==> flow/design.v (excerpt) <==
module vgacontrol(  
input PCLK, 				 
input PRESERN, 				 
input PSEL, 				 
input PENABLE, 				 
output wire PREADY, 		 
output wire PSLVERR,		 
input PWRITE,				 
input [31:0] PADDR,			 
input wire [31:0] PWDATA,	 
output reg [31:0] PRDATA,	 
output HS, 
output VS, 
output reg vga_R,
output reg vga_G,
output reg vga_B,
input SW,
input SW2,
input SW3
);
assign PSLVERR = 0;
assign PREADY = 1;
reg [31:0] player1;
reg [31:0] player2;
reg [31:0] whichplayer;
reg [31:0] winner;
wire player1_score;
wire player2_score;
wire p1_p;
wire p2_p;
wire p_u;
wire win_out;
wire pwin_out1;
wire pwin_out2;
wire player1_write = (PSEL & PENABLE & PWRITE & (PADDR[11:0] == 12'h104));
wire player2_write = (PSEL & PENABLE & PWRITE & (PADDR[11:0] == 12'h108));
wire whichplayer_write = (PSEL & PENABLE & PWRITE & (PADDR[11:0] == 12'h114));
wire winner_write = (PSEL & PENABLE & PWRITE & (PADDR[11:0] == 12'h118));
wire SWDebounce;
wire SWDebounce2;
wire SWDebounce3;
wire pwin1_out;
wire pwin2_out;
wire quarterclk, quarter_rise;
wire flashclk, flash_rise, half_flash, half_rise, quarter_flash, quarter_flash_rise;
Button_Debouncer db1(PCLK, PRESERN, SW, SWDebounce);
Button_Debouncer db2(PCLK, PRESERN, SW2, SWDebounce2);
Button_Debouncer db3(PCLK, PRESERN, SW3, SWDebounce3);
always @(posedge PCLK) 		 
begin
    if(!PRESERN)
        PRDATA <= 32'd0;
    else if(PADDR[11:0] == 12'h100)
    begin
        PRDATA[31:1] <= 31'h00000000;				 
        PRDATA[0] <= SWDebounce; 	 
    end
    else if(PADDR[11:0] == 12'h104)
    begin				
        PRDATA <= player1;
    end
    else if(PADDR[11:0] == 12'h108)
    begin				
  ...
For scale: about 2400 cells after synthesis, about 15000 um^2 of cells after synthesis.
==> flow/config.mk <==
export PLATFORM = sky130hd
export DESIGN_NAME = vgacontrol
export DESIGN_NICKNAME = vgacontrol
export VERILOG_FILES = /design/flow/design.v
export SDC_FILE = /design/flow/constraint.sdc
export NUM_CORES = 4
export LEC_CHECK = 0
export ABC_AREA = 1
export CAP_MARGIN = 0
export CORE_MARGIN = 6
export CORE_UTILIZATION = 64
export CTS_CLUSTER_DIAMETER = 128
export CTS_CLUSTER_SIZE = 79
export MIN_ROUTING_LAYER = met1
export PLACE_DENSITY_LB_ADDON = 0.06
export SETUP_SLACK_MARGIN = 0.32
export SLEW_MARGIN = 25
==> flow/constraint.sdc <==
create_clock -name core_clock -period 2.88 [get_ports {PCLK}]
set_input_delay 0.5760 -clock core_clock [delete_from_list [all_inputs] [get_ports {PCLK}]]
set_output_delay 0.5760 -clock core_clock [all_outputs]
set_load 0.01 [all_outputs]
run.sh (not shown) runs the stock make flow with config.mk's settings and CLKGATE_MAP_FILE=.
The first run ended with an error in global routing (5_1_grt).
Edit:
- ABC_AREA: 1 -> not set
- CAP_MARGIN: 0 -> 20
- CELL_PAD_IN_SITES_GLOBAL_PLACEMENT: not set -> 1
- CORE_MARGIN: 6 -> 2
- CORE_UTILIZATION: 64 -> 40
- CTS_CLUSTER_DIAMETER: 128 -> 127
- CTS_CLUSTER_SIZE: 79 -> not set
- MIN_ROUTING_LAYER: met1 -> not set
- PLACE_DENSITY_LB_ADDON: 0.06 -> not set
- SETUP_SLACK_MARGIN: 0.32 -> not set
- SLEW_MARGIN: 25 -> 20
- clock period: 2.88 -> 10.0 ns (I/O delays scaled with it)
What happened: The changed run ran to the end with no violations; die size came out higher by about 34%; synthesized area came out lower by about 7%; synthesized cell count went down by about 22%.
Edit:
- CELL_PAD_IN_SITES_DETAIL_PLACEMENT: not set -> 1
- CELL_PAD_IN_SITES_GLOBAL_PLACEMENT: 1 -> not set
- CORE_ASPECT_RATIO: not set -> 0.75
- CORE_MARGIN: 2 -> 3
- CTS_CLUSTER_DIAMETER: 127 -> not set
- CTS_CLUSTER_SIZE: not set -> 73
- MIN_ROUTING_LAYER: not set -> met2
- PLACE_DENSITY_LB_ADDON: not set -> 0.03
Result:
- cell count is about the same
- critical path depth goes down by 2
- total power stays flat
Edit:
- CELL_PAD_IN_SITES_DETAIL_PLACEMENT: 1 -> not set
- CORE_ASPECT_RATIO: 0.75 -> not set
- CORE_MARGIN: 3 -> 2
- CORE_UTILIZATION: 40 -> 72
- CTS_CLUSTER_SIZE: 73 -> not set
- MIN_ROUTING_LAYER: met2 -> not set
- PLACE_DENSITY: not set -> 0.6
- PLACE_DENSITY_LB_ADDON: 0.03 -> not set
- clock period: 10.0 -> 2.66 ns (I/O delays scaled with it)
Outcome: With this change the flow never finished: it broke off in global routing (5_1_grt); synthesized cell count does not change; synthesized area stays the same; die size drops by 45%.
Edit:
- ABC_AREA: not set -> 1
- CORE_UTILIZATION: 72 -> 71
- CTS_CLUSTER_SIZE: not set -> 99
- clock period: 2.66 -> 5.47 ns (I/O delays scaled with it)
Effect:
- The changed run went through all stages and came out clean
- die area is higher by about 8%
- synthesized area is higher by about 7%
- synthesized cell count is higher by 27%
Edit:
- ABC_AREA: 1 -> not set
- CORE_UTILIZATION: 71 -> 72
- CTS_CLUSTER_DIAMETER: not set -> 94
- CTS_CLUSTER_SIZE: 99 -> 23
- PLACE_DENSITY: 0.6 -> not set
- PLACE_DENSITY_LB_ADDON: not set -> 0.27
- clock period: 5.47 -> 3.21 ns (I/O delays scaled with it)
Effect:
- With this change the flow completed, yet does not pass: negative setup slack
- setup slack loses 1.7 ns
- final area falls by 2.8%
- register-to-register slack got worse by 1.9 ns
- global-route usage rose by 6.1 points
- non-clock buffer count goes up by 149

* * *

Starting RTL as in the previous note.
Settings: LEC_CHECK=0, ABC_AREA=1, CAP_MARGIN=20, CORE_MARGIN=2, CORE_UTILIZATION=72, CTS_CLUSTER_DIAMETER=374, CTS_CLUSTER_SIZE=99, PLACE_DENSITY=0.37, SLEW_MARGIN=20, TNS_END_PERCENT=5; clock period 2.6 ns.
The first run stopped in global routing, error GRT-0232.
==> next run, changes <==
Settings changed: CORE_ASPECT_RATIO from default to 1.33, CTS_CLUSTER_DIAMETER 374 to default, CTS_CLUSTER_SIZE 99 to default, PLACE_DENSITY 0.37 to 0.6, TNS_END_PERCENT 5 to default.
Clock period 2.6 ns to 2.51 ns, I/O delays scaled along.
What happened:
- Now the flow did not get past clock tree synthesis
- die size hardly moves
- area after synthesis stays the same
- synthesized cell count does not change
==> next run, changes <==
Settings changed: ABC_AREA 1 to default, CORE_ASPECT_RATIO 1.33 to default, CORE_UTILIZATION 72 to 43.
Clock period 2.51 ns to 4.45 ns, I/O delays scaled along.
The changed run went through all stages and came out clean.
Die size went up by about 54%.
Area after synthesis is lower by 6.7%.
Synthesized cell count is lower by 22%.
==> next run, changes <==
Settings changed: CORE_UTILIZATION 43 to 37.
Clock period 4.45 ns to 15.7 ns, I/O delays scaled along.
Synthesized cell count is unchanged.
Die size climbs by 16%.
Setup slack improves by 9.7 ns.
Routed wire length drops by 2.0%.
Cell count climbs by 1.8%.
Hold slack improves by 0.0083 ns.
Power is estimated from default activity; no workload was simulated.
